[run.sh]
#!/bin/bash
# the make line also repeats each setting of config.mk as NAME=value (left out here)
make -C /OpenROAD-flow-scripts/flow DESIGN_CONFIG=/design/flow/config.mk WORK_HOME=/design/flow/orfs CLKGATE_MAP_FILE= finish
[config.mk]
export PLATFORM = sky130hd
export DESIGN_NAME = ipod_player
export DESIGN_NICKNAME = ipod_player
export VERILOG_FILES = /design/flow/design.v
export SDC_FILE = /design/flow/constraint.sdc
export NUM_CORES = 4
export LEC_CHECK = 0
export CAP_MARGIN = 40
export CORE_MARGIN = 2
export CORE_UTILIZATION = 70
export SLEW_MARGIN = 20
[constraint.sdc]
create_clock -name core_clock -period 63.0 [get_ports {clk}]
set_input_delay 12.6000 -clock core_clock [delete_from_list [all_inputs] [get_ports {clk}]]
set_output_delay 12.6000 -clock core_clock [all_outputs]
set_load 0.01 [all_outputs]
[design.v]
module fsm(
input logic CLK_50M,
output logic [15:0] audiodata,
input logic [31:0] flash_mem_readdata,
input logic flash_mem_readdatavalid,
input logic reset,
input logic direction,
output logic [6:0] state,
input logic newclock1,
output flash_mem_read,
input logic idle,
output logic [15:0] out,
output [3:0] flash_mem_byteenable
);
parameter [6:0] start = 7'b000_0000;
parameter [6:0] read = 7'b010_0000;
parameter [6:0] waitread = 7'b110_1111;
parameter [6:0] play1 = 7'b101_1111;
parameter [6:0] play2 = 7'b111_1111;
always_ff @ (posedge CLK_50M, posedge reset)
	begin
	if (reset) begin
		state<=start;
		audiodata<=16'b0;
		end
	else 
		begin
		case(state)
		start: if(idle)begin
			state<=read;
			end
			else
			state<=start;
		read:begin
			state<=waitread;
			end
		waitread:begin
			if ( flash_mem_readdatavalid==1'b1) state<= play1;
			end	
		play1:
			begin 
			if (direction)
				begin
				if(newclock1) 
					begin
					state<=start;
					audiodata<= flash_mem_readdata [31:16];
					end
				else 
				audiodata<= flash_mem_readdata [31:16];
				end
			else
				begin 
				if(newclock1) 
					begin
					audiodata<= flash_mem_readdata [15:0];
					state<=play2;
					end
				else
				audiodata<= flash_mem_readdata [15:0];
				end
			end
		play2:
			begin 
			if (direction)
				begin
				if(newclock1) 
					begin
					state<=start;
					audiodata<= flash_mem_readdata [15:0];
					end
				else 
				audiodata<= flash_mem_readdata [15:0];
				end
			else
				begin
				if(newclock1) 
					begin
					state<=start;
					audiodata<= flash_mem_readdata [31:16];
					end
				else 
				audiodata<= flash_mem_readdata [31:16];
				end
			end
		default: state<=start;
		endcase
end 
		end 
assign flash_mem_read=~state[4];
assign flash_mem_byteenable={~state[3],~state[2],~state[1],~state[0]};
assign out =flash_mem_readdata[15:0];
endmodule 
module clockdiv (input logic [31:0] d,input logic [31:0] desiredfreq,input logic clk, input logic rst, output logic reset, output logic newclock);
always_ff @ (posedge clk, posedge rst)
begin
	if (rst)
		begin
		newclock<=1'b0;
		reset<=1'b0;
		end
	else if (d==((32'd25000000/(desiredfreq))-32'd1))
		begin
		newclock<=1'b1;
		reset<=1'b0;
		end
	else if (d>=((32'd50000000/(desiredfreq))-32'b1))
		begin
		newclock<=1'b0;
		reset<=1'b1;
		end
	else
		begin
		newclock<= newclock;
		reset<=1'b0;
		end
end
endmodule
module counter(input logic clk, input logic rst, input logic reset, output logic [31:0] Q);
always_ff @ (posedge clk, posedge rst)
begin 
	if (rst)
		Q<=32'b0;
	else if (reset)
		begin
		Q<=32'b1;
		end
	else
		Q<=Q+32'b1;
end
endmodule
module flipflop #(parameter width = 23)(input logic clk, input logic rst, input logic [width-1:0] d, output logic [width-1:0] q);
always_ff @(posedge clk, posedge rst)
if (rst) q<={width{1'b0}};
else q<=d;
endmodule
module keyboardaddr (input logic [22:0]  currentaddr,
	input logic D, E, B, F, R,
	output logic [1:0] state,
	input logic clk,
	input logic rst,
	input logic en,
output logic idle,
	output logic [22:0] nextaddr
	);
	parameter idleFW = 2'b00;
	parameter idleBW = 2'b01;
	parameter FW = 2'b10;
	parameter BW = 2'b11;
assign idle=state[1];	
	always_ff @ (posedge clk, posedge rst)
	begin
				if (rst) begin
					state<=idleFW;
					nextaddr<=23'b0;
				end
				else if (en)
					case(state)
					idleFW:	 
							if(R) begin		 
								state<=idleFW;
								nextaddr<=1'b0;
								end
							else if(B) begin  
								state<=idleBW;
								nextaddr<=currentaddr;	
								end
							else if(E) begin	 
								state<=FW;
								nextaddr<=currentaddr+1'b1;
								end
							else begin		 
								state<=idleFW;
								nextaddr<=currentaddr;
								end
					idleBW:
							if(R) begin		 
								state<=idleBW;
								nextaddr<=1'b0;
								end
							else if(F) begin		 
								state<=idleFW;
								nextaddr<=currentaddr;	
								end
							else if(B) begin		 
								state<=BW;
								nextaddr<=currentaddr+1'b1;
								end
							else begin		 
								state<=idleBW;
								nextaddr<=currentaddr;
								end
					FW:			
							if(currentaddr==32'h7ffff) begin
						nextaddr<=32'b0;
							end
							else if(R) begin		 
									state<=FW;
									nextaddr<=32'b0;
								end
								else if(B) begin		 
									state<=BW;
									nextaddr<=currentaddr-1'b1;	
								end
								else if(D) begin		 
									state<=idleFW;
									nextaddr<=currentaddr;
								end
								else begin		 
									state<=FW;
									nextaddr<=currentaddr+1'b1;						
								end
					BW:
			if(currentaddr==32'b0) begin
				nextaddr<=32'h7ffff;
				end
							else if(R) begin 
								state<=BW;
								nextaddr<=32'h7ffff;
								end
							else if(F) begin		 
								state<=FW;
								nextaddr<=currentaddr+1'b1;	
								end
							else if(D) begin		 
								state<=idleBW;
								nextaddr<=currentaddr;
								end
							else begin		 
								state<=BW;
								nextaddr<=currentaddr-1'b1;
								end
						default: state<= idleFW;
				endcase
			end
endmodule
module vDFF(clk, rst, en, in, out);
	input logic clk;
	input logic rst;
	input logic en;
	input logic [22:0] in;
	output logic [22:0] out;
	always_ff @(posedge clk, posedge rst)
		if (rst) out<=23'b0;
		else if (en) out<=in;
endmodule 
module keyboardint(kbd, D,E,B,F,R);
	input logic [7:0] kbd;
	output D,E,B,F,R;
parameter character_B =8'h42;
parameter character_D =8'h44;
parameter character_E =8'h45;
parameter character_F =8'h46;
parameter character_R =8'h52;
parameter character_lowercase_b= 8'h62;
parameter character_lowercase_d= 8'h64;
parameter character_lowercase_e= 8'h65;
parameter character_lowercase_f= 8'h66;
parameter character_lowercase_r= 8'h72;
		assign D = (character_D == kbd)| (character_lowercase_d == kbd);
		assign E = (character_E == kbd)| (character_lowercase_e == kbd);
		assign B = (character_B == kbd)| (character_lowercase_b == kbd);
		assign F = (character_F == kbd)| (character_lowercase_f == kbd);
		assign R = (character_R == kbd)| (character_lowercase_r == kbd);
endmodule
module keyintegration(clk,rst,addvalue,prevaddvalue,keys);
	input logic clk;
	input logic rst;
	input logic [2:0] keys;
	output logic [31:0] addvalue;
	input logic [31:0] prevaddvalue;
	always_ff @(posedge clk, posedge rst)begin
			if(rst) begin
				addvalue<=0;
			end
			else if(keys[2]) begin
				addvalue<=0;
			end
			else if(keys[1]) begin
				addvalue<=prevaddvalue+32'd1000;
			end
			else if(keys[0]) begin
				addvalue<=prevaddvalue-32'd1000;
			end
			else begin
				addvalue<=prevaddvalue;
			end
		end
endmodule
`default_nettype none
module ipod_player(
    input  logic        clk,
    input  logic        reset,
    input  logic [7:0]  kbd_ascii,
    input  logic        speed_up,
    input  logic        speed_down,
    input  logic        speed_reset,
    input  logic        direction,
    input  logic [31:0] flash_readdata,
    input  logic        flash_readdatavalid,
    output logic        flash_read,
    output logic [3:0]  flash_byteenable,
    output logic [22:0] flash_address,
    output logic [15:0] audio_data,
    output logic        sample_clk
);
logic D,B,E,F,R;
logic [1:0] state2;
logic idle;
logic [6:0] state;
logic [15:0] out;
logic [22:0] nextaddress;
logic [22:0] currentaddress;
logic newclock1;
logic newclock1_q;
logic addr_en;
logic [31:0] d1;
logic resetcounter1;
logic [31:0] prevaddvalue;
logic [31:0] addvalue;
logic edgeclock1;
keyintegration speedcontrol(.clk(clk),.rst(reset),.addvalue(addvalue),.prevaddvalue(prevaddvalue),.keys({speed_reset,speed_up,speed_down}));
flipflop #(32) addvalueff (.clk(clk), .rst(reset), .d(addvalue), .q(prevaddvalue));
clockdiv div1 (.d(d1),.desiredfreq(32'd22000+addvalue),.clk(clk),.rst(reset),.reset(resetcounter1),.newclock(newclock1));
counter counter1 (.clk(clk), .rst(reset), .reset(resetcounter1), .Q(d1));
always_ff @(posedge clk, posedge reset)
    if (reset) newclock1_q <= 1'b0;
    else       newclock1_q <= newclock1;
assign addr_en = newclock1 & ~newclock1_q;
keyboardaddr addressset (.currentaddr(currentaddress),.clk(clk),.rst(reset),.en(addr_en),.idle(idle),.state(state2),.D(D),.E(E),.B(B),.F(F),.R(R),.nextaddr(nextaddress));
keyboardint keyboardinput (.kbd(kbd_ascii), .D(D), .E(E), .B(B), .F(F), .R(R));
vDFF addrVDFF(.clk(clk),.rst(reset),.en(addr_en),.in(nextaddress),.out(currentaddress));
doublesync newclock_doublsync(.indata(newclock1), .outdata(edgeclock1), .clk(clk), .reset(reset));
fsm flash(
.CLK_50M(clk),
.direction(direction),
.audiodata(audio_data),
.flash_mem_readdata(flash_readdata),
.flash_mem_readdatavalid(flash_readdatavalid),
.reset(reset),
.state(state),
.out(out),
.idle(idle),
.newclock1(edgeclock1),
.flash_mem_byteenable(flash_byteenable),
.flash_mem_read(flash_read)
);
assign flash_address = currentaddress[22:0];
assign sample_clk = newclock1;
endmodule
module doublesync(input logic indata, input logic clk, input logic reset, output logic outdata);
logic reg1;
always_ff @(posedge clk, posedge reset)
    if (reset) begin
        reg1 <= 1'b0;
        outdata <= 1'b0;
    end else begin
        reg1 <= indata;
        outdata <= reg1;
    end
endmodule
`default_nettype wire
==> summary.rpt, run 1 <==
STATUS
---------------------------------------------------------------------------------
Status                                                               aborted with a tool error
Failing step                                                         detailed placement (3_5_place_dp)
Log Error                                                            [ERROR DPL-0038] Utilization greater than 100%, impossible to legalize

SYNTH
---------------------------------------------------------------------------------
Multiplexer share                                                          3.013%
Top area cells in the synthesized netlist                            sky130_fd_sc_hd__ha_1 (18%), sky130_fd_sc_hd__xnor2_1 (6.8%), sky130_fd_sc_hd__a21oi_1 (6.6%), sky130_fd_sc_hd__nor2_1 (6.3%), sky130_fd_sc_hd__dfrtp_1 (6.0%)
Fraction of synthesis flops using an asynchronous set or reset pin         100.0%
Dominant kind of combinational cell                                  AND-OR/OR-AND gates
Ys cells                                                                    10520
Aoi share                                                                  32.54%
Per-instance average area after synthesis                               6.811 µm²
Post-Synthesis Cells                                                        10520
Leading cell types by count after synthesis                          sky130_fd_sc_hd__nor2_1 (1198), sky130_fd_sc_hd__nand2_1 (1099), sky130_fd_sc_hd__ha_1 (1011)
Cell type with the highest aggregate area in the netlist             sky130_fd_sc_hd__ha_1
Chip area estimate from yosys synthesis                                 71680 µm²
Post-synth EDFFs                                                                0
Most used standard cell by instance count after synthesis            sky130_fd_sc_hd__nor2_1
Post-synth net total                                                        11580
Xor-xnor portion of the synthesized cell area                              10.76%
Post-synth design cell area                                             71680 µm²
Top-area cell share                                                        17.65%
Cell Type Count                                                               117
Area fraction in full adders, half adders and majority gates               17.65%
Share of synthesized cell area in and, or, nand and nor gates              25.99%
Count of state elements after synthesis                                       171
Yosys synthesis warning count                                                   9
Commonest register cell after synthesis                              sky130_fd_sc_hd__dfrtp_1
Synth Seq Share                                                            5.970%

DIE
---------------------------------------------------------------------------------
Die Ht                                                                   324.0 µm
Overall chip area                                                      105000 µm²
Area of the core                                                       101700 µm²
Placement Rows                                                                117
Floorplan-stage core utilization                                           70.46%
Horizontal die dimension                                                 324.0 µm
Number of top-level pins                                                       92

PLACEMENT
---------------------------------------------------------------------------------
Port bufs                                                                      90
RD Place Congestion                                                         1.139

[metrics by stage]
| stage | hold WS, ns |
|---|---|
| floorplan | 0.3487 |
| global placement | 0.3945 |
==> run 2, diff against run 1 <==
CORE_UTILIZATION = 65   (was 70)
MAX_ROUTING_LAYER = met4   (was unset)
clock period = 63.7 ns   (was 63.0 ns; I/O delays follow)
==> run 2 against run 1 <==
  * The run fails in clock tree synthesis (4_1_cts)
  * Die size is 7.6% higher
  * Synthesized cell count stayed put
  * Area after synthesis stayed put
==> summary.rpt, run 2 <==
PLACEMENT
---------------------------------------------------------------------------------
Area after DPL                                                         105600 µm²
Cell count after placement                                                  15750
Placed wire-length estimate                                             327600 µm
RD Place Congestion                                                         1.179   +3.6%
Port bufs                                                                      90   unchanged
Placement Setup Slack                                                   -10.87 ns

DIE
---------------------------------------------------------------------------------
Horizontal die dimension                                                 336.1 µm   +3.7%
Area of the core                                                       109200 µm²   +7.3%
Number of top-level pins                                                       92   unchanged
Overall chip area                                                      113000 µm²   +7.6%
Die Ht                                                                   336.1 µm   +3.7%
Placement Rows                                                                121   +3.4%
Floorplan-stage core utilization                                           65.67%   -4.8 points

SYNTH
---------------------------------------------------------------------------------
Post-synth EDFFs                                                                0   unchanged
Top-area cell share                                                        17.65%   unchanged
Post-synth design cell area                                             71680 µm²   unchanged
Per-instance average area after synthesis                               6.811 µm²   unchanged
Synth Seq Share                                                            5.970%   unchanged
Aoi share                                                                  32.54%   unchanged
Post-Synthesis Cells                                                        10520   unchanged
Yosys synthesis warning count                                                   9   unchanged
Leading cell types by count after synthesis                          sky130_fd_sc_hd__nor2_1 (1198), sky130_fd_sc_hd__nand2_1 (1099), sky130_fd_sc_hd__ha_1 (1011)
Xor-xnor portion of the synthesized cell area                              10.76%   unchanged
Dominant kind of combinational cell                                  AND-OR/OR-AND gates
Share of synthesized cell area in and, or, nand and nor gates              25.99%   unchanged
Commonest register cell after synthesis                              sky130_fd_sc_hd__dfrtp_1
Post-synth net total                                                        11580   unchanged
Ys cells                                                                    10520   unchanged
Fraction of synthesis flops using an asynchronous set or reset pin         100.0%   unchanged
Top area cells in the synthesized netlist                            sky130_fd_sc_hd__ha_1 (18%), sky130_fd_sc_hd__xnor2_1 (6.8%), sky130_fd_sc_hd__a21oi_1 (6.6%), sky130_fd_sc_hd__nor2_1 (6.3%), sky130_fd_sc_hd__dfrtp_1 (6.0%)
Cell Type Count                                                               117   unchanged
Chip area estimate from yosys synthesis                                 71680 µm²   unchanged
Count of state elements after synthesis                                       171   unchanged
Cell type with the highest aggregate area in the netlist             sky130_fd_sc_hd__ha_1
Multiplexer share                                                          3.013%   unchanged
Area fraction in full adders, half adders and majority gates               17.65%   unchanged
Most used standard cell by instance count after synthesis            sky130_fd_sc_hd__nor2_1

STATUS
---------------------------------------------------------------------------------
Status                                                               aborted with a tool error
Log Error                                                            [ERROR DPL-0038] Utilization greater than 100%, impossible to legalize
Failing step                                                         clock tree synthesis (4_1_cts)

-- run 2: stage by stage --
step                setup TNS, ns  hold WS, ns
detailed placement         -21.74       0.4426
global placement           -10.51       0.3888
floorplan                  -9.089       0.3487
==> run 3, diff against run 2 <==
ABC_AREA = 1   (was unset)
CAP_MARGIN = 20   (was 40)
CORE_UTILIZATION = 62   (was 65)
CTS_CLUSTER_DIAMETER = 396   (was unset)
CTS_CLUSTER_SIZE = 99   (was unset)
MAX_ROUTING_LAYER = unset   (was met4)
PLACE_DENSITY = 0.41   (was unset)
SETUP_SLACK_MARGIN = 5   (was unset)
TNS_END_PERCENT = 10   (was unset)
clock period = 52.5 ns   (was 63.7 ns; I/O delays follow)
==> run 3 against run 2 <==
  * The flow stops in global routing (5_1_grt)
  * Area after synthesis is 5.2% lower
  * Synthesized cell count increased by 7.8%
  * Die size fell by 0.57%
==> summary.rpt, run 3 <==
SYNTH
---------------------------------------------------------------------------------
Top-area cell share                                                        18.61%   +0.96 points
Xor-xnor portion of the synthesized cell area                              11.13%   +0.37 points
Synth Seq Share                                                            6.295%   +0.33 points
Fraction of synthesis flops using an asynchronous set or reset pin         100.0%   unchanged
Dominant kind of combinational cell                                  simple AND/OR/NAND/NOR gates
Post-synth net total                                                        12400   +7.0%
Most used standard cell by instance count after synthesis            sky130_fd_sc_hd__nand2_1
Post-synth EDFFs                                                                0   unchanged
Aoi share                                                                  21.45%   -11 points
Commonest register cell after synthesis                              sky130_fd_sc_hd__dfrtp_1
Area fraction in full adders, half adders and majority gates               18.61%   +0.96 points
Leading cell types by count after synthesis                          sky130_fd_sc_hd__nand2_1 (2761), sky130_fd_sc_hd__inv_1 (1317), sky130_fd_sc_hd__a21oi_1 (1113)
Cell Type Count                                                                91   -22%
Top area cells in the synthesized netlist                            sky130_fd_sc_hd__ha_1 (19%), sky130_fd_sc_hd__nand2_1 (15%), sky130_fd_sc_hd__a21oi_1 (8.2%), sky130_fd_sc_hd__xor2_1 (7.6%), sky130_fd_sc_hd__inv_1 (7.3%)
Ys cells                                                                    11340   +7.8%
Chip area estimate from yosys synthesis                                 67980 µm²   -5.2%
Share of synthesized cell area in and, or, nand and nor gates              32.33%   +6.3 points
Yosys synthesis warning count                                                   9   unchanged
Post-Synthesis Cells                                                        11340   +7.8%
Post-synth design cell area                                             67980 µm²   -5.2%
Per-instance average area after synthesis                               5.994 µm²   -12%
Count of state elements after synthesis                                       171   unchanged
Multiplexer share                                                         0.1049%   -2.9 points
Cell type with the highest aggregate area in the netlist             sky130_fd_sc_hd__ha_1

CLOCKING
---------------------------------------------------------------------------------
Clock root buffer master                                             sky130_fd_sc_hd__clkbuf_16
# H-tree levels                                                                 4
Number of sinks on the clock net                                              171
Clock Tree Buf Depth                                                            2
Number of buffers created by CTS                                               17
Hold Buf Count CTS                                                              0

DIE
---------------------------------------------------------------------------------
Number of top-level pins                                                       92   unchanged
Horizontal die dimension                                                 335.1 µm   -0.29%
Floorplan-stage core utilization                                           62.45%   -3.2 points
Overall chip area                                                      112300 µm²   -0.57%
Die Ht                                                                   335.1 µm   -0.29%
Placement Rows                                                                121   unchanged
Area of the core                                                       108900 µm²   -0.28%

PLACEMENT
---------------------------------------------------------------------------------
Port bufs                                                                      90   unchanged
RD Place Congestion                                                         1.084   -8.1%
Cell count after placement                                                  16130   +2.4%
Placed wire-length estimate                                             230600 µm   -30%

GRT
---------------------------------------------------------------------------------
All-Layer GR Usage                                                         91.42%
Sum of overflow across all layers after global routing                       3075

STATUS
---------------------------------------------------------------------------------
Failing step                                                         global routing (5_1_grt)
Log Error                                                            [ERROR GRT-0232] Routing congestion too high. Check the congestion heatmap in the GUI.
Status                                                               aborted with a tool error

run 3: metrics by stage:
stage | TNS (ns) | instance area [µm²] | worst slack, ns
floorplan | -33.35 | 68710 | -16.68
global placement | -38.74 | 96330 | -19.40
CTS | -39.06 | 98000 | -19.56
detailed placement | -45.44 | 96330 | -22.75
run 3: layer usage:
layer	overflow	track usage [%]
met5	6	59.66
met4	806	98.23
met3	109	78.75
met2	2062	107.1
met1	92	86.67
run 3: timing repair:
| action | CTS |
|---|---|
| endpoints found under the setup margin | 2 |
| buffers inserted | 74 |
| cloned | 4 |
| gates resized | 142 |
| pin swaps | 65 |
==> run 4, diff against run 3 <==
CELL_PAD_IN_SITES_GLOBAL_PLACEMENT = 0   (was unset)
CORE_ASPECT_RATIO = 1.01   (was unset)
CORE_UTILIZATION = 58   (was 62)
CTS_CLUSTER_DIAMETER = 302   (was 396)
CTS_CLUSTER_SIZE = unset   (was 99)
GPL_ROUTABILITY_DRIVEN = 1   (was unset)
MAX_ROUTING_LAYER = met4   (was unset)
PLACE_DENSITY = unset   (was 0.41)
SETUP_SLACK_MARGIN = -2.0   (was 5)
TNS_END_PERCENT = unset   (was 10)
clock period = 70.4 ns   (was 52.5 ns; I/O delays follow)
==> run 4 against run 3 <==
  * Synthesized cell count did not move
  * Area after synthesis stayed put
  * The run again fails in global routing (5_1_grt)
  * Die size increased by 6.8%
==> summary.rpt, run 4 <==
SYNTH
---------------------------------------------------------------------------------
Leading cell types by count after synthesis                          sky130_fd_sc_hd__nand2_1 (2761), sky130_fd_sc_hd__inv_1 (1317), sky130_fd_sc_hd__a21oi_1 (1113)
Aoi share                                                                  21.45%   unchanged
Post-Synthesis Cells                                                        11340   unchanged
Post-synth EDFFs                                                                0   unchanged
Chip area estimate from yosys synthesis                                 67980 µm²   unchanged
Count of state elements after synthesis                                       171   unchanged
Cell type with the highest aggregate area in the netlist             sky130_fd_sc_hd__ha_1
Commonest register cell after synthesis                              sky130_fd_sc_hd__dfrtp_1
Cell Type Count                                                                91   unchanged
Top-area cell share                                                        18.61%   unchanged
Area fraction in full adders, half adders and majority gates               18.61%   unchanged
Fraction of synthesis flops using an asynchronous set or reset pin         100.0%   unchanged
Xor-xnor portion of the synthesized cell area                              11.13%   unchanged
Per-instance average area after synthesis                               5.994 µm²   unchanged
Synth Seq Share                                                            6.295%   unchanged
Most used standard cell by instance count after synthesis            sky130_fd_sc_hd__nand2_1
Post-synth design cell area                                             67980 µm²   unchanged
Share of synthesized cell area in and, or, nand and nor gates              32.33%   unchanged
Post-synth net total                                                        12400   unchanged
Ys cells                                                                    11340   unchanged
Yosys synthesis warning count                                                   9   unchanged
Multiplexer share                                                         0.1049%   unchanged
Dominant kind of combinational cell                                  simple AND/OR/NAND/NOR gates
Top area cells in the synthesized netlist                            sky130_fd_sc_hd__ha_1 (19%), sky130_fd_sc_hd__nand2_1 (15%), sky130_fd_sc_hd__a21oi_1 (8.2%), sky130_fd_sc_hd__xor2_1 (7.6%), sky130_fd_sc_hd__inv_1 (7.3%)

DIE
---------------------------------------------------------------------------------
Die Ht                                                                   348.1 µm   +3.9%
Horizontal die dimension                                                 344.6 µm   +2.8%
Overall chip area                                                      120000 µm²   +6.8%
Placement Rows                                                                126   +4.1%
Floorplan-stage core utilization                                           58.35%   -4.1 points
Number of top-level pins                                                       92   unchanged
Area of the core                                                       116500 µm²   +7.0%

PLACEMENT
---------------------------------------------------------------------------------
Cell count after placement                                                  16220   +0.60%
Port bufs                                                                      90   unchanged
RD Place Congestion                                                         1.052   -3.0%
Placed wire-length estimate                                             222000 µm   -3.7%

STATUS
---------------------------------------------------------------------------------
Failing step                                                         global routing (5_1_grt)
Status                                                               aborted with a tool error

CLOCKING
---------------------------------------------------------------------------------
# H-tree levels                                                                 4   unchanged
Clock Tree Buf Depth                                                            2   unchanged
Clock root buffer master                                             sky130_fd_sc_hd__clkbuf_16
Number of sinks on the clock net                                              171   unchanged
Number of buffers created by CTS                                               17   unchanged
Hold Buf Count CTS                                                              0   unchanged

run 4: timing repair:
action / in CTS
buffers inserted: 49
pin swaps: 49
endpoints found under the setup margin: 2
gates resized: 189
gates cloned: 4
run 4: metrics by stage:
step | cell area, µm² | hold slack [ns] | setup slack, ns | util, %
4_1_cts | 97450 | 0.4356 | -3.204 | 83.65
2_1_floorplan | 68080 | 0.3537 | -1.986 | -
3_3_place_gp | 95880 | 0.3998 | -3.424 | 82.30
3_5_place_dp | 95880 | 0.4123 | -6.213 | 82.30
==> run 5, diff against run 4 <==
ABC_AREA = unset   (was 1)
CELL_PAD_IN_SITES_GLOBAL_PLACEMENT = unset   (was 0)
CORE_ASPECT_RATIO = unset   (was 1.01)
CORE_UTILIZATION = 70   (was 58)
CTS_CLUSTER_DIAMETER = unset   (was 302)
GPL_ROUTABILITY_DRIVEN = unset   (was 1)
SETUP_SLACK_MARGIN = unset   (was -2.0)
clock period = 69.1 ns   (was 70.4 ns; I/O delays follow)
==> run 5 against run 4 <==
  * The flow again stops in global routing (5_1_grt)
  * Area after synthesis increased by 5.5%
  * Die size is 12% lower
  * Synthesized cell count shrank 7.2%
==> summary.rpt, run 5 <==
STATUS
---------------------------------------------------------------------------------
Status                                                               aborted with a tool error
Failing step                                                         global routing (5_1_grt)
Log Error                                                            [ERROR GRT-0116] Global routing finished with congestion. Check the congestion regions in the DRC Viewer.

SYNTH
---------------------------------------------------------------------------------
Most used standard cell by instance count after synthesis            sky130_fd_sc_hd__nor2_1
Post-synth design cell area                                             71680 µm²   +5.5%
Fraction of synthesis flops using an asynchronous set or reset pin         100.0%   unchanged
Chip area estimate from yosys synthesis                                 71680 µm²   +5.5%
Count of state elements after synthesis                                       171   unchanged
Xor-xnor portion of the synthesized cell area                              10.76%   -0.37 points
Commonest register cell after synthesis                              sky130_fd_sc_hd__dfrtp_1
Top-area cell share                                                        17.65%   -0.96 points
Post-Synthesis Cells                                                        10520   -7.2%
Yosys synthesis warning count                                                   9   unchanged
Top area cells in the synthesized netlist                            sky130_fd_sc_hd__ha_1 (18%), sky130_fd_sc_hd__xnor2_1 (6.8%), sky130_fd_sc_hd__a21oi_1 (6.6%), sky130_fd_sc_hd__nor2_1 (6.3%), sky130_fd_sc_hd__dfrtp_1 (6.0%)
Post-synth net total                                                        11580   -6.6%
Post-synth EDFFs                                                                0   unchanged
Synth Seq Share                                                            5.970%   -0.33 points
Dominant kind of combinational cell                                  AND-OR/OR-AND gates
Cell Type Count                                                               117   +29%
Aoi share                                                                  32.54%   +11 points
Share of synthesized cell area in and, or, nand and nor gates              25.99%   -6.3 points
Leading cell types by count after synthesis                          sky130_fd_sc_hd__nor2_1 (1198), sky130_fd_sc_hd__nand2_1 (1099), sky130_fd_sc_hd__ha_1 (1011)
Multiplexer share                                                          3.013%   +2.9 points
Per-instance average area after synthesis                               6.811 µm²   +14%
Cell type with the highest aggregate area in the netlist             sky130_fd_sc_hd__ha_1
Area fraction in full adders, half adders and majority gates               17.65%   -0.96 points
Ys cells                                                                    10520   -7.2%

PLACEMENT
---------------------------------------------------------------------------------
Placed wire-length estimate                                             277300 µm   +25%
Port bufs                                                                      90   unchanged
Cell count after placement                                                  14300   -12%
RD Place Congestion                                                         1.228   +17%

DIE
---------------------------------------------------------------------------------
Die Ht                                                                   324.0 µm   -6.9%
Placement Rows                                                                117   -7.1%
Overall chip area                                                      105000 µm²   -12%
Horizontal die dimension                                                 324.0 µm   -6.0%
Floorplan-stage core utilization                                           70.46%   +12 points
Area of the core                                                       101700 µm²   -13%
Number of top-level pins                                                       92   unchanged

CLOCKING
---------------------------------------------------------------------------------
Clock Tree Buf Depth                                                            2   unchanged
Number of buffers created by CTS                                               17   unchanged
Number of sinks on the clock net                                              171   unchanged
# H-tree levels                                                                 4   unchanged
Clock root buffer master                                             sky130_fd_sc_hd__clkbuf_16

GRT
---------------------------------------------------------------------------------
Sum of overflow across all layers after global routing                       6510
All-Layer GR Usage                                                         102.8%

-- run 5: routing by layer --
layer	overflow	track usage, %
met1	556	94.78
met2	4277	119.4
met3	479	91.23
met4	1198	107.2
met5	-	-
-- run 5: through the flow --
step	worst slack, ns	util (%)	instance area [µm²]	TNS, ns
floorplan	0.009834	-	73770	0
global placement	-1.350	93.35	94970	-2.672
detailed placement	-5.453	93.34	94970	-10.91
CTS	-2.469	95.94	97610	-4.933
-- run 5: timing repair --
action | CTS
pin swaps | 101
endpoints found under the setup margin | 2
hold buffers | 0
setup buffers | 85
gates resized | 314
==> run 6, diff against run 5 <==
CORE_UTILIZATION = 57   (was 70)
MAX_ROUTING_LAYER = unset   (was met4)
clock period = 67.0 ns   (was 69.1 ns; I/O delays follow)
==> run 6 against run 5 <==
  * The flow again stops in global routing (5_1_grt)
  * Synthesized cell count is the same
  * Area after synthesis is the same
  * Die size grew 23%
==> summary.rpt, run 6 <==
STATUS
---------------------------------------------------------------------------------
Status                                                               aborted with a tool error
Failing step                                                         global routing (5_1_grt)
Log Error                                                            [ERROR GRT-0232] Routing congestion too high. Check the congestion heatmap in the GUI.

SYNTH
---------------------------------------------------------------------------------
Synth Seq Share                                                            5.970%   unchanged
Count of state elements after synthesis                                       171   unchanged
Yosys synthesis warning count                                                   9   unchanged
Cell Type Count                                                               117   unchanged
Fraction of synthesis flops using an asynchronous set or reset pin         100.0%   unchanged
Share of synthesized cell area in and, or, nand and nor gates              25.99%   unchanged
Post-synth design cell area                                             71680 µm²   unchanged
Xor-xnor portion of the synthesized cell area                              10.76%   unchanged
Dominant kind of combinational cell                                  AND-OR/OR-AND gates
Post-synth net total                                                        11580   unchanged
Area fraction in full adders, half adders and majority gates               17.65%   unchanged
Cell type with the highest aggregate area in the netlist             sky130_fd_sc_hd__ha_1
Post-synth EDFFs                                                                0   unchanged
Leading cell types by count after synthesis                          sky130_fd_sc_hd__nor2_1 (1198), sky130_fd_sc_hd__nand2_1 (1099), sky130_fd_sc_hd__ha_1 (1011)
Chip area estimate from yosys synthesis                                 71680 µm²   unchanged
Post-Synthesis Cells                                                        10520   unchanged
Aoi share                                                                  32.54%   unchanged
Most used standard cell by instance count after synthesis            sky130_fd_sc_hd__nor2_1
Multiplexer share                                                          3.013%   unchanged
Top area cells in the synthesized netlist                            sky130_fd_sc_hd__ha_1 (18%), sky130_fd_sc_hd__xnor2_1 (6.8%), sky130_fd_sc_hd__a21oi_1 (6.6%), sky130_fd_sc_hd__nor2_1 (6.3%), sky130_fd_sc_hd__dfrtp_1 (6.0%)
Per-instance average area after synthesis                               6.811 µm²   unchanged
Ys cells                                                                    10520   unchanged
Commonest register cell after synthesis                              sky130_fd_sc_hd__dfrtp_1
Top-area cell share                                                        17.65%   unchanged

PLACEMENT
---------------------------------------------------------------------------------
Area after DPL                                                         106400 µm²   +12%
Port bufs                                                                      90   unchanged
RD Place Congestion                                                         1.094   -11%
Placed wire-length estimate                                             271000 µm   -2.3%

CLOCKING
---------------------------------------------------------------------------------
Number of sinks on the clock net                                              171   unchanged
Clock Tree Buf Depth                                                            2   unchanged
# H-tree levels                                                                 4   unchanged
Clock root buffer master                                             sky130_fd_sc_hd__clkbuf_16
Number of buffers created by CTS                                               17   unchanged
Hold Buf Count CTS                                                              0   unchanged

DIE
---------------------------------------------------------------------------------
Floorplan-stage core utilization                                           57.23%   -13 points
Placement Rows                                                                130   +11%
Number of top-level pins                                                       92   unchanged
Die Ht                                                                   358.6 µm   +11%
Overall chip area                                                      128600 µm²   +23%
Horizontal die dimension                                                 358.6 µm   +11%
Area of the core                                                       125200 µm²   +23%

GRT
---------------------------------------------------------------------------------
All-Layer GR Usage                                                         89.30%
Sum of overflow across all layers after global routing                       1867

[run 6: per-stage QoR]
step                instances  hold WS [ns]  util, %  worst slack (ns)
global placement        16000        0.3972    84.95            -3.666
CTS                     16300        0.4300    88.72            -1.656
detailed placement      16000        0.4038    84.95            -5.723
floorplan               10520        0.3487        -            -1.247
[run 6: timing repair]
action                                  CTS
endpoints found under the hold margin     0
gates cloned                              6
pin swaps                               280
setup buffers                           262
resized                                 440
endpoints found under the setup margin    2
[run 6: per-layer routing]
layer  overflow  GRT usage, %
met1        124         86.81
met2       1133         101.5
met3        105         79.27
met4        491         92.48
met5         14         60.41
==> run 7, diff against run 6 <==
CORE_UTILIZATION = 66   (was 57)
MAX_ROUTING_LAYER = met4   (was unset)
clock period = 81.9 ns   (was 67.0 ns; I/O delays follow)
==> run 7 against run 6 <==
  * Now clean on timing, DRC and antenna
  * Area after synthesis is the same
  * Synthesized cell count unchanged
  * Die size is 13% lower
==> summary.rpt, run 7 <==
STATUS
--------------------------------------------------------------------------------------
Status                                                no timing/DRC/antenna violations

DETAILED ROUTING
--------------------------------------------------------------------------------------
Post-DR wirelength/cell                                                       23.26 µm
Routed via count divided by cell count                                           7.051
DR DRC count                                                                         0
Length of the first detailed-routing pass in iterations                             12
ANT nets after route                                                                 0
Count of vias placed by the detailed router                                      85330
Number of DRC markers after the initial detailed-route iteration                 10500
WL final                                                                     281500 µm

SYNTH
--------------------------------------------------------------------------------------
Yosys synthesis warning count                                                        9   unchanged
Synth Seq Share                                                                 5.970%   unchanged
Top-area cell share                                                             17.65%   unchanged
Fraction of synthesis flops using an asynchronous set or reset pin              100.0%   unchanged
Xor-xnor portion of the synthesized cell area                                   10.76%   unchanged
Count of state elements after synthesis                                            171   unchanged
Post-synth net total                                                             11580   unchanged
Area fraction in full adders, half adders and majority gates                    17.65%   unchanged
Aoi share                                                                       32.54%   unchanged
Cell type with the highest aggregate area in the netlist                  sky130_fd_sc_hd__ha_1
Post-synth EDFFs                                                                     0   unchanged
Chip area estimate from yosys synthesis                                      71680 µm²   unchanged
Share of synthesized cell area in and, or, nand and nor gates                   25.99%   unchanged
Post-Synthesis Cells                                                             10520   unchanged
Multiplexer share                                                               3.013%   unchanged
Most used standard cell by instance count after synthesis                 sky130_fd_sc_hd__nor2_1
Post-synth design cell area                                                  71680 µm²   unchanged
Top area cells in the synthesized netlist                                 sky130_fd_sc_hd__ha_1 (18%), sky130_fd_sc_hd__xnor2_1 (6.8%), sky130_fd_sc_hd__a21oi_1 (6.6%), sky130_fd_sc_hd__nor2_1 (6.3%), sky130_fd_sc_hd__dfrtp_1 (6.0%)
Leading cell types by count after synthesis                               sky130_fd_sc_hd__nor2_1 (1198), sky130_fd_sc_hd__nand2_1 (1099), sky130_fd_sc_hd__ha_1 (1011)
Dominant kind of combinational cell                                       AND-OR/OR-AND gates
Per-instance average area after synthesis                                    6.811 µm²   unchanged
Ys cells                                                                         10520   unchanged
Commonest register cell after synthesis                                   sky130_fd_sc_hd__dfrtp_1
Cell Type Count                                                                    117   unchanged

WORST SETUP PATH
--------------------------------------------------------------------------------------
Delay-heaviest family, CP                                                 AND-OR/OR-AND gates
Arr. time, crit path                                                          79.18 ns
CP Launch Type                                                                    flop
Data required time of the critical path                                       82.31 ns
Nature of the critical path endpoint                                              flop
Startpoint of the lowest-slack register-to-register path                  speedcontrol.addvalue[4]
Critical Path Sink                                                        div1.newclock
CP Max Fanout                                                                       27
Worst path buffer plus inverter count                                               33
FF-to-FF End                                                              div1.newclock
Library cell contributing the largest single delay on the critical path   sky130_fd_sc_hd__or4b_2
Number of logic stages on the critical path including buffering                    343
Crit Path Class                                                                reg2reg
R2r setup slk                                                                  3.13 ns
CP most frequent cell                                                     sky130_fd_sc_hd__a21o_1
Launching element of the worst setup path                                 speedcontrol.addvalue[4]
Delay contributed by the slowest stage of the critical path                    0.69 ns
Number of cell instances on the worst register-to-register path                    343

CLOCKING
--------------------------------------------------------------------------------------
Clock Tree Buf Depth                                                                 2   unchanged
Number of sinks on the clock net                                                   171   unchanged
Skew-Pair Late Insertion Delay                                                 0.50 ns
Clock-pin slew on the worst setup and hold paths                               0.07 ns
Clock tree from TritonCTS                                                         done
Hold Buf Count CTS                                                                   0   unchanged
# H-tree levels                                                                      4   unchanged
Clock root buffer master                                                  sky130_fd_sc_hd__clkbuf_16
Number of buffers created by CTS                                                    17   unchanged

HOLD PATH
--------------------------------------------------------------------------------------
Hold-critical path depth                                                             0
Worst hold path class                                                          reg2reg
Endpoint with the worst hold slack                                        addvalueff.q[1]
Hold_sp                                                                   speedcontrol.addvalue[1]

FINAL TIMING
--------------------------------------------------------------------------------------
Max-slew violation count                                                             0
Final tally of hold violations                                                       0
Time the worst path needs with I/O delays and setup                           78.77 ns
Final critical-path setup slack                                               3.130 ns
Transition time of the tightest slew-check pin                                1.296 ns
Setup violation total in the final timing report                                     0
Post-Route Skew                                                             0.02075 ns
Ratio of final minimum period to clock period                                   96.18%
Max frequency                                                                12.70 MHz
Worst slew slack as a fraction of its limit                                     12.52%
Final sum of negative setup slack                                                 0 ns

FINISH
--------------------------------------------------------------------------------------
Number of fillers in the final layout                                             9201
Layout Nets                                                                      11730
Area growth from synthesis to final layout                                      9.202%
Post-layout utilization of the core                                             72.92%
Final Cell Area                                                              78280 µm²

RUN
--------------------------------------------------------------------------------------
Tool warning count                                                                  32
Count of max-cap constraint violations                                               0

GRT
--------------------------------------------------------------------------------------
Antenna violations before repair                                                    10
All-Layer GR Usage                                                              49.20%
Largest net degree at the start of global routing                                   76
Sum of overflow across all layers after global routing                               0
Global-route wire length before repair                                       429500 µm
Via count of the first global-routing pass                                       78580

PLACEMENT
--------------------------------------------------------------------------------------
Port bufs                                                                           90   unchanged
RD Place Congestion                                                              1.113   +1.7%
Placement Setup Slack                                                        -1.848 ns   +3.875 ns
Area after DPL                                                               76170 µm²   -28%
Placed wire-length estimate                                                  215700 µm   -20%

DIE
--------------------------------------------------------------------------------------
Overall chip area                                                           111300 µm²   -13%
Number of top-level pins                                                            92   unchanged
Floorplan-stage core utilization                                                66.77%   +9.5 points
Die Ht                                                                        333.6 µm   -7.0%
Area of the core                                                            107400 µm²   -14%
Placement Rows                                                                     120   -7.7%
Horizontal die dimension                                                      333.6 µm   -7.0%

[run 7: what timing repair did]
action,4_1_cts,5_1_grt
setup buffers,9,30
gates cloned,0,1
pin swaps,3,29
resized,35,253
endpoints found under the setup margin,2,2
[run 7: final cells by class]
cell class	instances	area (µm²)	share of cell area, %
antenna	16	40.04	0.05115
timing repair inverter	1	5.005	0.006394
inverter	359	1364	1.742
tap	1403	1755	2.243
clock buffer	18	429.2	0.5482
multi-input combinational	9604	65970	84.27
timing repair buffer	516	4277	5.463
clock inverter	14	153.9	0.1966
sequential	171	4287	5.476
[run 7: layer usage]
metal	vias to the layer above	track usage [%]	share of wire, %
li1	39370	-	-
met3	1466	13.18	13
met5	-	-	0
met1	38970	58.72	37
met2	5524	72.43	41
met4	0	32.69	8.1
[run 7: through the flow]
| stage | hold WS, ns | std cells |
|---|---|---|
| floorplan | 0.3487 | 10520 |
| global placement | 0.3655 | 12010 |
| detailed placement | 0.3743 | 12010 |
| CTS | 0.3977 | 12060 |
| global route | 0.4139 | 12090 |
| finish | 0.3913 | 12100 |
==> run 8, diff against run 7 <==
ABC_AREA = 1   (was unset)
CORE_UTILIZATION = 72   (was 66)
CTS_CLUSTER_DIAMETER = 225   (was unset)
MAX_ROUTING_LAYER = unset   (was met4)
PLACE_DENSITY_LB_ADDON = 0.07   (was unset)
clock period = 82.3 ns   (was 81.9 ns; I/O delays follow)
==> run 8 against run 7 <==
  * Clock skew down 0.0024 ns
  * Critical endpoint unchanged
  * Critical path type unchanged
  * Die size fell by 13%
  * Highest routed layer unchanged
  * The layout now fails its checks (max-capacitance violations, max-slew violations)
  * Hold slack improved by 0.011 ns
  * Sequential cell count unchanged
==> summary.rpt, run 8 <==
WORST SETUP PATH
--------------------------------------------------------------------------------------
Data required time of the critical path                                       82.71 ns   +0.40 ns
Crit Path Class                                                                reg2reg
CP Max Fanout                                                                       27   unchanged
Worst path buffer plus inverter count                                               79   +140%
R2r setup slk                                                                  3.84 ns   +0.71 ns
Arr. time, crit path                                                          78.87 ns   -0.31 ns
CP Launch Type                                                                    flop
FF-to-FF End                                                              div1.newclock
Delay contributed by the slowest stage of the critical path                    0.49 ns   -0.20 ns
Launching element of the worst setup path                                 speedcontrol.addvalue[4]
Number of logic stages on the critical path including buffering                    556   +62%
Delay-heaviest family, CP                                                 simple AND/OR/NAND/NOR gates
CP most frequent cell                                                     sky130_fd_sc_hd__nand2_1
Library cell contributing the largest single delay on the critical path   sky130_fd_sc_hd__dfrtp_4
Number of cell instances on the worst register-to-register path                    556   +62%
Nature of the critical path endpoint                                              flop
Startpoint of the lowest-slack register-to-register path                  speedcontrol.addvalue[4]
Critical Path Sink                                                        div1.newclock

SYNTH
--------------------------------------------------------------------------------------
Chip area estimate from yosys synthesis                                      67980 µm²   -5.2%
Post-synth net total                                                             12400   +7.0%
Ys cells                                                                         11340   +7.8%
Cell Type Count                                                                     91   -22%
Cell type with the highest aggregate area in the netlist                  sky130_fd_sc_hd__ha_1
Most used standard cell by instance count after synthesis                 sky130_fd_sc_hd__nand2_1
Fraction of synthesis flops using an asynchronous set or reset pin              100.0%   unchanged
Yosys synthesis warning count                                                        9   unchanged
Xor-xnor portion of the synthesized cell area                                   11.13%   +0.37 points
Share of synthesized cell area in and, or, nand and nor gates                   32.33%   +6.3 points
Multiplexer share                                                              0.1049%   -2.9 points
Aoi share                                                                       21.45%   -11 points
Per-instance average area after synthesis                                    5.994 µm²   -12%
Post-synth design cell area                                                  67980 µm²   -5.2%
Synth Seq Share                                                                 6.295%   +0.33 points
Area fraction in full adders, half adders and majority gates                    18.61%   +0.96 points
Top-area cell share                                                             18.61%   +0.96 points
Leading cell types by count after synthesis                               sky130_fd_sc_hd__nand2_1 (2761), sky130_fd_sc_hd__inv_1 (1317), sky130_fd_sc_hd__a21oi_1 (1113)
Commonest register cell after synthesis                                   sky130_fd_sc_hd__dfrtp_1
Dominant kind of combinational cell                                       simple AND/OR/NAND/NOR gates
Post-Synthesis Cells                                                             11340   +7.8%
Post-synth EDFFs                                                                     0   unchanged
Top area cells in the synthesized netlist                                 sky130_fd_sc_hd__ha_1 (19%), sky130_fd_sc_hd__nand2_1 (15%), sky130_fd_sc_hd__a21oi_1 (8.2%), sky130_fd_sc_hd__xor2_1 (7.6%), sky130_fd_sc_hd__inv_1 (7.3%)
Count of state elements after synthesis                                            171   unchanged

FINAL TIMING
--------------------------------------------------------------------------------------
Final sum of negative setup slack                                                 0 ns   unchanged
Worst slew slack as a fraction of its limit                                    -16.23%   -29 points
Final tally of hold violations                                                       0   unchanged
Ratio of final minimum period to clock period                                   95.33%   -0.84 points
Max-slew violation count                                                             4   +4
Time the worst path needs with I/O delays and setup                           78.46 ns   -0.3102 ns
Worst hold margin                                                            0.4022 ns   +0.01097 ns
Max frequency                                                                12.75 MHz   +0.40%
Setup violation total in the final timing report                                     0   unchanged
Post-Route Skew                                                             0.01839 ns   -0.002367 ns
Transition time of the tightest slew-check pin                                1.730 ns   +0.4344 ns

DIE
--------------------------------------------------------------------------------------
Die Ht                                                                        311.3 µm   -6.7%
Overall chip area                                                            96890 µm²   -13%
Number of top-level pins                                                            92   unchanged
Placement Rows                                                                     112   -6.7%
Floorplan-stage core utilization                                                72.73%   +6.0 points
Horizontal die dimension                                                      311.3 µm   -6.7%
Area of the core                                                             93470 µm²   -13%

RUN
--------------------------------------------------------------------------------------
Tool warning count                                                                  31   -3.1%
Count of max-cap constraint violations                                               1   +1

PLACEMENT
--------------------------------------------------------------------------------------
Port bufs                                                                           90   unchanged
Placed wire-length estimate                                                  166000 µm   -23%
RD Place Congestion                                                              1.048   -5.8%

CLOCKING
--------------------------------------------------------------------------------------
Clock-pin slew on the worst setup and hold paths                               0.09 ns   +0.02 ns
Number of sinks on the clock net                                                   171   unchanged
# H-tree levels                                                                      4   unchanged
Clock Tree Buf Depth                                                                 2   unchanged
Skew-Pair Late Insertion Delay                                                 0.50 ns   about the same
Clock root buffer master                                                  sky130_fd_sc_hd__clkbuf_16
Clock tree from TritonCTS                                                         done
Hold Buf Count CTS                                                                   0   unchanged
Number of buffers created by CTS                                                    17   unchanged

STATUS
--------------------------------------------------------------------------------------
Status                                                                    complete, but fails checks
Layout check failures                                                     max-capacitance violations, max-slew violations

HOLD PATH
--------------------------------------------------------------------------------------
Hold-critical path depth                                                             0   unchanged
Hold_sp                                                                    newclock1_q
Endpoint with the worst hold slack                                        newclock_doublsync.outdata
Worst hold path class                                                          reg2reg

GRT
--------------------------------------------------------------------------------------
All-Layer GR Usage                                                              42.92%   -6.3 points
Sum of overflow across all layers after global routing                               0   unchanged
Via count of the first global-routing pass                                       73130   -6.9%
Global-route wire length before repair                                       351000 µm   -18%
Antenna violations before repair                                                     0   -10
Largest net degree at the start of global routing                                  102   +34%

DETAILED ROUTING
--------------------------------------------------------------------------------------
DR DRC count                                                                         0   unchanged
Routed via count divided by cell count                                           6.268   -11%
ANT nets after route                                                                 0   unchanged
Number of DRC markers after the initial detailed-route iteration                  9028   -14%
Length of the first detailed-routing pass in iterations                              9   -3
Count of vias placed by the detailed router                                      80280   -5.9%
Post-DR wirelength/cell                                                       17.88 µm   -23%
WL final                                                                     229000 µm   -19%

FINISH
--------------------------------------------------------------------------------------
Layout Nets                                                                      12600   +7.4%
Area growth from synthesis to final layout                                      9.584%
Post-layout utilization of the core                                             79.70%   +6.8 points

[run 8: cell type report]
cell class	instances	area (µm²)
diodes	1	2.502
repair buffers	441	3945
clock buffers	17	425.4
flip-flops and latches	171	4287
fillers	7159	18980
repair inverters	6	36.28
clock inverters	15	207.7
inverters	1379	5306
multi-input cells	9524	58710
well taps	1254	1569
[run 8: metrics by stage]
stage | worst slack (ns) | cell area [µm²] | instances
2_1_floorplan | 6.581 | 67980 | 11340
3_3_place_gp | -0.5926 | 70220 | 12580
3_5_place_dp | -3.075 | 70220 | 12580
4_1_cts | 0.009130 | 71130 | 12630
5_1_grt | -1.349 | 74490 | 12810
6_report | 3.841 | 74490 | 12810
[run 8: layer usage]
| layer | part of all wire (%) | up-vias | global-route usage, % | routed length (µm) |
|---|---|---|---|---|
| li1 | - | 38320 | - | - |
| met1 | 38 | 36340 | 52.86 | 87550 |
| met2 | 44 | 4388 | 70.74 | 100600 |
| met3 | 11 | 1235 | 6.762 | 24740 |
| met4 | 7.0 | 0 | 25.13 | 16090 |
| met5 | 0 | - | 0 | 0 |
[run 8: timing repair]
| item | CTS | global route |
|---|---|---|
| setup endpoints to repair | 2 | 2 |
| buffers inserted | 9 | 162 |
| gates resized | 54 | 453 |
| pin swaps | 2 | 118 |
| cloned | 2 | 17 |
| endpoints found under the hold margin | 0 | 0 |
==> run 9, diff against run 8 <==
ABC_AREA = unset   (was 1)
CORE_UTILIZATION = 66   (was 72)
CTS_CLUSTER_DIAMETER = unset   (was 225)
HOLD_SLACK_MARGIN = -0.1   (was unset)
MAX_ROUTING_LAYER = met4   (was unset)
PLACE_DENSITY_LB_ADDON = unset   (was 0.07)
TNS_END_PERCENT = 5   (was unset)
clock period = 67.6 ns   (was 82.3 ns; I/O delays follow)
==> run 9 against run 8 <==
  * The run now fails in clock tree synthesis (4_1_cts)
  * Synthesized cell count shrank 7.2%
  * Area after synthesis grew 5.5%
  * Die size grew 15%
==> summary.rpt, run 9 <==
SYNTH
---------------------------------------------------------------------------------
Cell type with the highest aggregate area in the netlist             sky130_fd_sc_hd__ha_1
Leading cell types by count after synthesis                          sky130_fd_sc_hd__nor2_1 (1198), sky130_fd_sc_hd__nand2_1 (1099), sky130_fd_sc_hd__ha_1 (1011)
Post-Synthesis Cells                                                        10520   -7.2%
Post-synth EDFFs                                                                0   unchanged
Chip area estimate from yosys synthesis                                 71680 µm²   +5.5%
Ys cells                                                                    10520   -7.2%
Per-instance average area after synthesis                               6.811 µm²   +14%
Most used standard cell by instance count after synthesis            sky130_fd_sc_hd__nor2_1
Aoi share                                                                  32.54%   +11 points
Fraction of synthesis flops using an asynchronous set or reset pin         100.0%   unchanged
Cell Type Count                                                               117   +29%
Share of synthesized cell area in and, or, nand and nor gates              25.99%   -6.3 points
Post-synth net total                                                        11580   -6.6%
Commonest register cell after synthesis                              sky130_fd_sc_hd__dfrtp_1
Top area cells in the synthesized netlist                            sky130_fd_sc_hd__ha_1 (18%), sky130_fd_sc_hd__xnor2_1 (6.8%), sky130_fd_sc_hd__a21oi_1 (6.6%), sky130_fd_sc_hd__nor2_1 (6.3%), sky130_fd_sc_hd__dfrtp_1 (6.0%)
Xor-xnor portion of the synthesized cell area                              10.76%   -0.37 points
Multiplexer share                                                          3.013%   +2.9 points
Dominant kind of combinational cell                                  AND-OR/OR-AND gates
Synth Seq Share                                                            5.970%   -0.33 points
Post-synth design cell area                                             71680 µm²   +5.5%
Top-area cell share                                                        17.65%   -0.96 points
Yosys synthesis warning count                                                   9   unchanged
Count of state elements after synthesis                                       171   unchanged
Area fraction in full adders, half adders and majority gates               17.65%   -0.96 points

STATUS
---------------------------------------------------------------------------------
Status                                                               aborted with a tool error
Log Error                                                            [ERROR DPL-0038] Utilization greater than 100%, impossible to legalize
Failing step                                                         clock tree synthesis (4_1_cts)

PLACEMENT
---------------------------------------------------------------------------------
Port bufs                                                                      90   unchanged
Placed wire-length estimate                                             334000 µm   +100%
RD Place Congestion                                                         1.184   +13%
Placement Setup Slack                                                   -7.079 ns   -4.004 ns
Cell count after placement                                                  15550   +24%

DIE
---------------------------------------------------------------------------------
Number of top-level pins                                                       92   unchanged
Placement Rows                                                                120   +7.1%
Die Ht                                                                   333.6 µm   +7.2%
Overall chip area                                                      111300 µm²   +15%
Floorplan-stage core utilization                                           66.77%   -6.0 points
Area of the core                                                       107400 µm²   +15%
Horizontal die dimension                                                 333.6 µm   +7.2%

[run 9: per-stage QoR]
step | hold WS (ns) | cell area [µm²]
3_5_place_dp | 0.4032 | 104600
3_3_place_gp | 0.3862 | 104600
2_1_floorplan | 0.3487 | 74360
==> run 10, diff against run 9 <==
CORE_UTILIZATION = 40   (was 66)
HOLD_SLACK_MARGIN = unset   (was -0.1)
MAX_ROUTING_LAYER = unset   (was met4)
SETUP_SLACK_MARGIN = 5   (was unset)
TNS_END_PERCENT = unset   (was 5)
clock period = 156.0 ns   (was 67.6 ns; I/O delays follow)
==> run 10 against run 9 <==
  * The run now finishes clean
  * Die size grew 64%
  * Area after synthesis unchanged
  * Synthesized cell count unchanged
==> summary.rpt, run 10 <==
FINAL TIMING
--------------------------------------------------------------------------------------
Post-Route Skew                                                             0.01762 ns
Final critical-path setup slack                                               56.42 ns
Time the worst path needs with I/O delays and setup                           99.58 ns
Transition time of the tightest slew-check pin                                1.190 ns
Ratio of final minimum period to clock period                                   63.83%
Setup violation total in the final timing report                                     0
Final sum of negative setup slack                                                 0 ns
Final tally of hold violations                                                       0
Max-slew violation count                                                             0
Max frequency                                                                10.04 MHz
RSZ-0062 raised after global routing                                             false
Worst slew slack as a fraction of its limit                                     20.04%

DETAILED ROUTING
--------------------------------------------------------------------------------------
Count of vias placed by the detailed router                                      81850
WL final                                                                     293400 µm
Routed via count divided by cell count                                           6.388
Length of the first detailed-routing pass in iterations                              6
ANT nets after route                                                                 0
Number of DRC markers after the initial detailed-route iteration                  8151
Post-DR wirelength/cell                                                       22.89 µm
DR DRC count                                                                         0

WORST SETUP PATH
--------------------------------------------------------------------------------------
FF-to-FF End                                                              div1.newclock
Worst path buffer plus inverter count                                               23
Number of cell instances on the worst register-to-register path                    334
Delay-heaviest family, CP                                                 AND-OR/OR-AND gates
CP Max Fanout                                                                       38
Library cell contributing the largest single delay on the critical path   sky130_fd_sc_hd__nor3_1
CP Launch Type                                                                    flop
Critical Path Sink                                                        div1.newclock
Startpoint of the lowest-slack register-to-register path                  speedcontrol.addvalue[4]
Delay contributed by the slowest stage of the critical path                    1.00 ns
CP most frequent cell                                                     sky130_fd_sc_hd__a21o_1
Number of logic stages on the critical path including buffering                    334
Crit Path Class                                                                reg2reg
Data required time of the critical path                                      156.42 ns
Nature of the critical path endpoint                                              flop
Arr. time, crit path                                                         100.00 ns
Launching element of the worst setup path                                 speedcontrol.addvalue[4]
R2r setup slk                                                                 56.42 ns

GRT
--------------------------------------------------------------------------------------
Met1 routing resource usage after global routing                                41.07%
Global routing's busiest layer                                                    met2
Largest net degree at the start of global routing                                  115
All-Layer GR Usage                                                              30.82%
GR Layer Usage met3                                                             3.433%
Antenna violations before repair                                                     5
Global-route wire length before repair                                       447000 µm
Via count of the first global-routing pass                                       76420
Global routing usage on met2                                                    49.96%
Sum of overflow across all layers after global routing                               0

SYNTH
--------------------------------------------------------------------------------------
Xor-xnor portion of the synthesized cell area                                   10.76%   unchanged
Leading cell types by count after synthesis                               sky130_fd_sc_hd__nor2_1 (1198), sky130_fd_sc_hd__nand2_1 (1099), sky130_fd_sc_hd__ha_1 (1011)
Fraction of synthesis flops using an asynchronous set or reset pin              100.0%   unchanged
Chip area estimate from yosys synthesis                                      71680 µm²   unchanged
Dominant kind of combinational cell                                       AND-OR/OR-AND gates
Multiplexer share                                                               3.013%   unchanged
Post-synth design cell area                                                  71680 µm²   unchanged
Commonest register cell after synthesis                                   sky130_fd_sc_hd__dfrtp_1
Most used standard cell by instance count after synthesis                 sky130_fd_sc_hd__nor2_1
Area fraction in full adders, half adders and majority gates                    17.65%   unchanged
Per-instance average area after synthesis                                    6.811 µm²   unchanged
Post-synth net total                                                             11580   unchanged
Cell type with the highest aggregate area in the netlist                  sky130_fd_sc_hd__ha_1
Top-area cell share                                                             17.65%   unchanged
Share of synthesized cell area in and, or, nand and nor gates                   25.99%   unchanged
Cell Type Count                                                                    117   unchanged
Post-synth EDFFs                                                                     0   unchanged
Post-Synthesis Cells                                                             10520   unchanged
Yosys synthesis warning count                                                        9   unchanged
Synth Seq Share                                                                 5.970%   unchanged
Count of state elements after synthesis                                            171   unchanged
Aoi share                                                                       32.54%   unchanged
Top area cells in the synthesized netlist                                 sky130_fd_sc_hd__ha_1 (18%), sky130_fd_sc_hd__xnor2_1 (6.8%), sky130_fd_sc_hd__a21oi_1 (6.6%), sky130_fd_sc_hd__nor2_1 (6.3%), sky130_fd_sc_hd__dfrtp_1 (6.0%)
Ys cells                                                                         10520   unchanged

CLOCKING
--------------------------------------------------------------------------------------
Number of sinks on the clock net                                                   171
Number of buffers created by CTS                                                    17
Clock root buffer master                                                  sky130_fd_sc_hd__clkbuf_16
Clock Tree Buf Depth                                                                 2
Clock tree from TritonCTS                                                         done
Post_cts resized                                                                     0
Clock-pin slew on the worst setup and hold paths                               0.07 ns
Skew-Pair Late Insertion Delay                                                 0.49 ns
Hold Buf Count CTS                                                                   0
Post-CTS setup repair buffer count                                                   0
# H-tree levels                                                                      4

DIE
--------------------------------------------------------------------------------------
Area of the core                                                            178200 µm²   +66%
Die Ht                                                                        427.3 µm   +28%
Horizontal die dimension                                                      427.3 µm   +28%
Placement Rows                                                                     155   +29%
Number of top-level pins                                                            92   unchanged
Floorplan-stage core utilization                                                40.22%   -27 points
Overall chip area                                                           182600 µm²   +64%

FINISH
--------------------------------------------------------------------------------------
Post-layout utilization of the core                                             42.93%
Layout Nets                                                                      11500
Non-filler cells in the finished layout                                          12810
Area growth from synthesis to final layout                                      6.732%
Number of fillers in the final layout                                            18520

RUN
--------------------------------------------------------------------------------------
Tool warning count                                                                  33
Count of max-cap constraint violations                                               0

PLACEMENT
--------------------------------------------------------------------------------------
Placed wire-length estimate                                                  227600 µm   -32%
Port bufs                                                                           90   unchanged
Cell count after placement                                                       12780   -18%
RD Place Congestion                                                             0.9907   -16%
Placement Setup Slack                                                         59.18 ns   +66.26 ns

HOLD PATH
--------------------------------------------------------------------------------------
Endpoint with the worst hold slack                                        addvalueff.q[31]
Worst hold path class                                                          reg2reg
Hold-critical path depth                                                             0
Hold_sp                                                                   speedcontrol.addvalue[31]

STATUS
--------------------------------------------------------------------------------------
Status                                                no timing/DRC/antenna violations

==> run 10: per-layer routing <==
metal,up-vias,routed length (µm)
met5,-,17
met4,2,14150
met3,661,23680
met2,3479,129800
met1,38790,125700
li1,38920,-
==> run 10: layout make-up <==
cell class	instances	area [µm²]	share of cell area [%]
flip-flops and latches	171	4287	5.603
inverters	359	1359	1.776
clock buffers	17	425.4	0.5560
diodes	1	2.502	0.003271
multi-input cells	9604	64890	84.82
repair buffers	291	2417	3.160
well taps	2355	2947	3.851
clock inverters	15	180.2	0.2355
==> run 10: stage by stage <==
step / hold slack (ns) / cell area, µm²
6_report: 0.4205 / 76510
5_1_grt: 0.4368 / 76510
3_5_place_dp: 0.3952 / 75890
3_3_place_gp: 0.3948 / 75870
2_1_floorplan: 0.3487 / 71680
4_1_cts: 0.4205 / 76490
==> run 11, diff against run 10 <==
ABC_AREA = 1   (was unset)
CORE_UTILIZATION = 72   (was 40)
CTS_CLUSTER_DIAMETER = 225   (was unset)
PLACE_DENSITY_LB_ADDON = 0.07   (was unset)
SETUP_SLACK_MARGIN = unset   (was 5)
clock period = 82.1 ns   (was 156.0 ns; I/O delays follow)
==> run 11 against run 10 <==
  * The layout now fails its checks (max-capacitance violations, max-slew violations)
  * Critical path depth grew 218
  * Sequential share of layout area up 0.12 points
  * Setup slack worse by 52 ns
  * Die size is 47% lower
  * Final cell count increased by 0.23%
  * Register-to-register slack lost 52 ns
  * Routed wire length shrank 21%
  * Clock skew about the same
  * Non-clock buffer count is 182 higher
==> summary.rpt, run 11 <==
STATUS
--------------------------------------------------------------------------------------
Status                                                                    complete, but fails checks
Layout check failures                                                     max-capacitance violations, max-slew violations

DIE
--------------------------------------------------------------------------------------
Overall chip area                                                            96890 µm²   -47%
Floorplan-stage core utilization                                                72.73%   +33 points
Horizontal die dimension                                                      311.3 µm   -27%
Area of the core                                                             93470 µm²   -48%
Placement Rows                                                                     112   -28%

FINAL TIMING
--------------------------------------------------------------------------------------
Max frequency                                                                12.83 MHz   +28%
Max-slew violation count                                                             4   +4
Final tally of hold violations                                                       0   unchanged
Ratio of final minimum period to clock period                                   94.94%   +31 points
Time the worst path needs with I/O delays and setup                           77.95 ns   -21.64 ns
Worst slew slack as a fraction of its limit                                    -23.03%   -43 points
Post-Route Skew                                                             0.01790 ns   +0.0002785 ns
Setup violation total in the final timing report                                     0   unchanged

SYNTH
--------------------------------------------------------------------------------------
Post-synth EDFFs                                                                     0   unchanged
Most used standard cell by instance count after synthesis                 sky130_fd_sc_hd__nand2_1
Cell Type Count                                                                     91   -22%
Area fraction in full adders, half adders and majority gates                    18.61%   +0.96 points
Fraction of synthesis flops using an asynchronous set or reset pin              100.0%   unchanged
Count of state elements after synthesis                                            171   unchanged
Synth Seq Share                                                                 6.295%   +0.33 points
Post-Synthesis Cells                                                             11340   +7.8%
Commonest register cell after synthesis                                   sky130_fd_sc_hd__dfrtp_1

DETAILED ROUTING
--------------------------------------------------------------------------------------
Highest layer used for signal routing                                             met5
DR DRC count                                                                         0   unchanged
Met1 WL                                                                       86940 µm   -31%
ANT nets after route                                                                 0   unchanged
WL final                                                                     230500 µm   -21%
Met3 wirelength from detailed routing                                         25490 µm   +7.7%
Routed via count divided by cell count                                           6.274   -1.8%
Number of DRC markers after the initial detailed-route iteration                  8661   +6.3%
Post-DR wirelength/cell                                                       17.95 µm   -22%

PLACEMENT
--------------------------------------------------------------------------------------
Cell count after placement                                                       12600   -1.4%
Area after DPL                                                               70320 µm²   -7.3%
Port bufs                                                                           90   unchanged
RD Place Congestion                                                              1.047   +5.7%

WORST SETUP PATH
--------------------------------------------------------------------------------------
Library cell contributing the largest single delay on the critical path   sky130_fd_sc_hd__xor2_1
FF-to-FF End                                                              div1.newclock
Crit Path Class                                                                reg2reg
CP Max Fanout                                                                       37   -2.6%
Nature of the critical path endpoint                                              flop
CP most frequent cell                                                     sky130_fd_sc_hd__nand2_1
Arr. time, crit path                                                          78.35 ns   -21.65 ns
CP Launch Type                                                                    flop
Data required time of the critical path                                       82.50 ns   -73.92 ns
Startpoint of the lowest-slack register-to-register path                  speedcontrol.addvalue[4]

CLOCKING
--------------------------------------------------------------------------------------
Number of sinks on the clock net                                                   171   unchanged
Clock tree from TritonCTS                                                         done
Clock-pin slew on the worst setup and hold paths                               0.07 ns   about the same
Number of buffers created by CTS                                                    17   unchanged
Hold Buf Count CTS                                                                   0   unchanged
Clock Tree Buf Depth                                                                 2   unchanged

HOLD PATH
--------------------------------------------------------------------------------------
Hold_sp                                                                   speedcontrol.addvalue[2]
Endpoint with the worst hold slack                                        addvalueff.q[2]

RUN
--------------------------------------------------------------------------------------
Count of max-cap constraint violations                                               1   +1

FINISH
--------------------------------------------------------------------------------------
Non-filler cells in the finished layout                                          12840   +0.23%
Layout Nets                                                                      12630   +9.8%
Final Cell Area                                                              74930 µm²   -2.1%

GRT
--------------------------------------------------------------------------------------
Largest net degree at the start of global routing                                   99   -14%
Antenna violations before repair                                                     1   -4
Global-route wire length before repair                                       350000 µm   -22%
Sum of overflow across all layers after global routing                               0   unchanged

[run 11: final cells by class]
| type | instances | area [µm²] |
|---|---|---|
| multi-input combinational | 9525 | 58870 |
| fill | 7094 | 18540 |
| inverter | 1379 | 5323 |
| sequential | 171 | 4287 |
| timing repair buffer | 473 | 4212 |
| tap | 1254 | 1569 |
| clock buffer | 17 | 425.4 |
| clock inverter | 15 | 193.9 |
| timing repair inverter | 7 | 41.29 |
| antenna | 2 | 5.005 |
[run 11: layer usage]
metal | vias up | global-route usage, %
li1 | 38370 | -
met1 | 36200 | 52.13
met2 | 4617 | 70.36
met3 | 1381 | 7.720
met4 | 2 | 26.45
met5 | - | 0
[run 11: through the flow]
step / setup WS, ns / hold slack [ns] / setup TNS, ns / utilization [%]
final: 4.154 / 0.4128 / 0 / 80.16
after global routing: -1.257 / 0.4267 / -2.446 / 80.16
after CTS: 0.05919 / 0.4154 / 0 / 76.24
after detailed placement: -3.351 / 0.3997 / -6.503 / 75.23
after global placement: -0.5364 / 0.3760 / -0.8718 / 75.23
after floorplan: 6.381 / 0.3537 / 0 / -
[run 11: repair_timing]
action	4_1_cts	5_1_grt
resized	61	475
setup endpoints to repair	2	2
gates cloned	4	19
buffers inserted	11	179
pin swaps	3	129
